==> inputs of v9 <==
## snack
module snack(
    input ps2_data,
    input ps2_clk,
    input clk,
    input [1:0] speed_mode,
    input rst_n,
    input key,
    output hsync,
    output vsync,
    output beep,
    output [3:0] vga_r,
    output [3:0] vga_g,
    output [3:0] vga_b
    );
    wire key_r,key_l,key_u,key_d;
    PS2 ps2(.clk(clk),.rst(!rst_n),.ps2_clk(ps2_clk),.ps2_data(ps2_data),.up(key_u),.left(key_l),.right(key_r),.down(key_d));
    wire [9:0] col;
    wire [8:0] row;
    wire [9:0] box_x;
    wire [8:0] box_y;
    wire drive;
    wire snake_r;
    wire snake_head;
    snack_control u1_snack_control(
        .clk(clk),
        .rst_n(rst_n),
        .key_r(key_r),
        .key_l(key_l),
        .key_u(key_u),
        .key_d(key_d),
        .box_x(box_x),
        .box_y(box_y),
        .x_pos(col),
        .y_pos(row),
        .speed_mode(speed_mode),
        .drive(drive),
        .snack_r(snake_r),
        .snake_head(snake_head)
                  );
    random_box u1_random_box(
        .clk(clk),
        .rst_n(rst_n),
        .drive(drive), 
        .box_x(box_x), 
        .box_y(box_y)
    );
  ...
Settings: LEC_CHECK=0, ABC_AREA=0, CAP_MARGIN=20, CELL_PAD_IN_SITES_DETAIL_PLACEMENT=2, CELL_PAD_IN_SITES_GLOBAL_PLACEMENT=1, CORE_MARGIN=2, CORE_UTILIZATION=52, CTS_CLUSTER_SIZE=63, GPL_ROUTABILITY_DRIVEN=1, MAX_ROUTING_LAYER=met5, MIN_ROUTING_LAYER=met1, PLACE_DENSITY=0.64, SETUP_SLACK_MARGIN=1.59, SLEW_MARGIN=20, TNS_END_PERCENT=30; clock period 6.66 ns.
run.sh (not shown) runs the stock make flow with config.mk's settings and CLKGATE_MAP_FILE=.
==> v36 (differences from v9) <==
==> flow/config.mk (replaced) <==
export PLATFORM = sky130hd
export DESIGN_NAME = snack
export DESIGN_NICKNAME = snack
export VERILOG_FILES = /design/flow/design.v
export SDC_FILE = /design/flow/constraint.sdc
export NUM_CORES = 4
export LEC_CHECK = 0
export CAP_MARGIN = 20
export CORE_MARGIN = 2
export CORE_UTILIZATION = 59
export SLEW_MARGIN = 20
==> flow/constraint.sdc (replaced) <==
create_clock -name core_clock -period 10.4 [get_ports {clk}]
set_input_delay 2.0800 -clock core_clock [delete_from_list [all_inputs] [get_ports {clk}]]
set_output_delay 2.0800 -clock core_clock [all_outputs]
set_load 0.01 [all_outputs]
==> v38 (differences from v9) <==
==> flow/config.mk (replaced) <==
export PLATFORM = sky130hd
export DESIGN_NAME = snack
export DESIGN_NICKNAME = snack
export VERILOG_FILES = /design/flow/design.v
export SDC_FILE = /design/flow/constraint.sdc
export NUM_CORES = 4
export LEC_CHECK = 0
export CAP_MARGIN = 20
export CORE_MARGIN = 2
export CORE_UTILIZATION = 40
export SLEW_MARGIN = 20
==> flow/constraint.sdc (replaced) <==
create_clock -name core_clock -period 8.48 [get_ports {clk}]
set_input_delay 1.6960 -clock core_clock [delete_from_list [all_inputs] [get_ports {clk}]]
set_output_delay 1.6960 -clock core_clock [all_outputs]
set_load 0.01 [all_outputs]
==> v24 (differences from v9) <==
==> flow/config.mk (replaced) <==
export PLATFORM = sky130hd
export DESIGN_NAME = snack
export DESIGN_NICKNAME = snack
export VERILOG_FILES = /design/flow/design.v
export SDC_FILE = /design/flow/constraint.sdc
export NUM_CORES = 4
export LEC_CHECK = 0
export CAP_MARGIN = 30
export CELL_PAD_IN_SITES_DETAIL_PLACEMENT = 0
export CELL_PAD_IN_SITES_GLOBAL_PLACEMENT = 0
export CORE_MARGIN = 2
export CORE_UTILIZATION = 72
export MIN_ROUTING_LAYER = met1
export PLACE_DENSITY = 0.69
export SETUP_SLACK_MARGIN = 1.7
export SLEW_MARGIN = 20
==> flow/constraint.sdc (replaced) <==
create_clock -name core_clock -period 5.7 [get_ports {clk}]
set_input_delay 1.1400 -clock core_clock [delete_from_list [all_inputs] [get_ports {clk}]]
set_output_delay 1.1400 -clock core_clock [all_outputs]
set_load 0.01 [all_outputs]
==> qor summary <==
| item | v9 | v36 | v24 | v38 |
|---|---|---|---|---|
| Max Cap Violations | - | 0 | 0 | 0 |
| Dpl cells | - | 7586 | 7344 | 8130 |
| Arrival time at the worst endpoint | - | 5.12 ns | 4.56 ns | 5.01 ns |
| Area share of buffers outside the clock network | - | 1.23% | 2.31% | 1.19% |
| Start point of the critical path | - | vga0.row[7] | u1_snack_control.snack_y[14][1] | vga0.row[4] |
| Number of flip-flops and latches | - | 584 | 584 | 584 |
| Global-route wire length before repair | - | 267000 um | 263000 um | 275000 um |
| Largest cell class by area | - | multi-input combinational cells | multi-input combinational cells | multi-input combinational cells |
| Final net count | - | 7294 | 7345 | 7289 |
| Non-clock buffer instance count of the final layout | - | 87 | 141 | 80 |
| Status | aborted with a tool error | no timing/DRC/antenna violations | no timing/DRC/antenna violations | no timing/DRC/antenna violations |
| Last stage reached | detailed placement | - | - | - |
| R2r worst-path depth | - | 10 | 15 | 11 |
| Slowest cell delay on critical path | - | 1.04 ns | 0.49 ns | 0.77 ns |
| Number of vias after detailed routing | - | 47500 | 49000 | 47500 |
| Sum of negative setup slack | - | 0 ns | 0 ns | 0 ns |
| Gate power share | - | 21.3% | 21.9% | 20.9% |
| Top Metal Used | - | met4 | met5 | met4 |
| Total setup buffers inserted after CTS | - | 0 | 0 | 0 |
| Count of multi-input gates | - | 5444 | 5444 | 5444 |
| Final critical-path share of the clock period | - | 43.8% | 70.8% | 52.6% |
| Overall Power | - | 6.59 mW | 11.9 mW | 8.12 mW |
Power figures rest on the tool's default switching activity, not on a simulated workload.
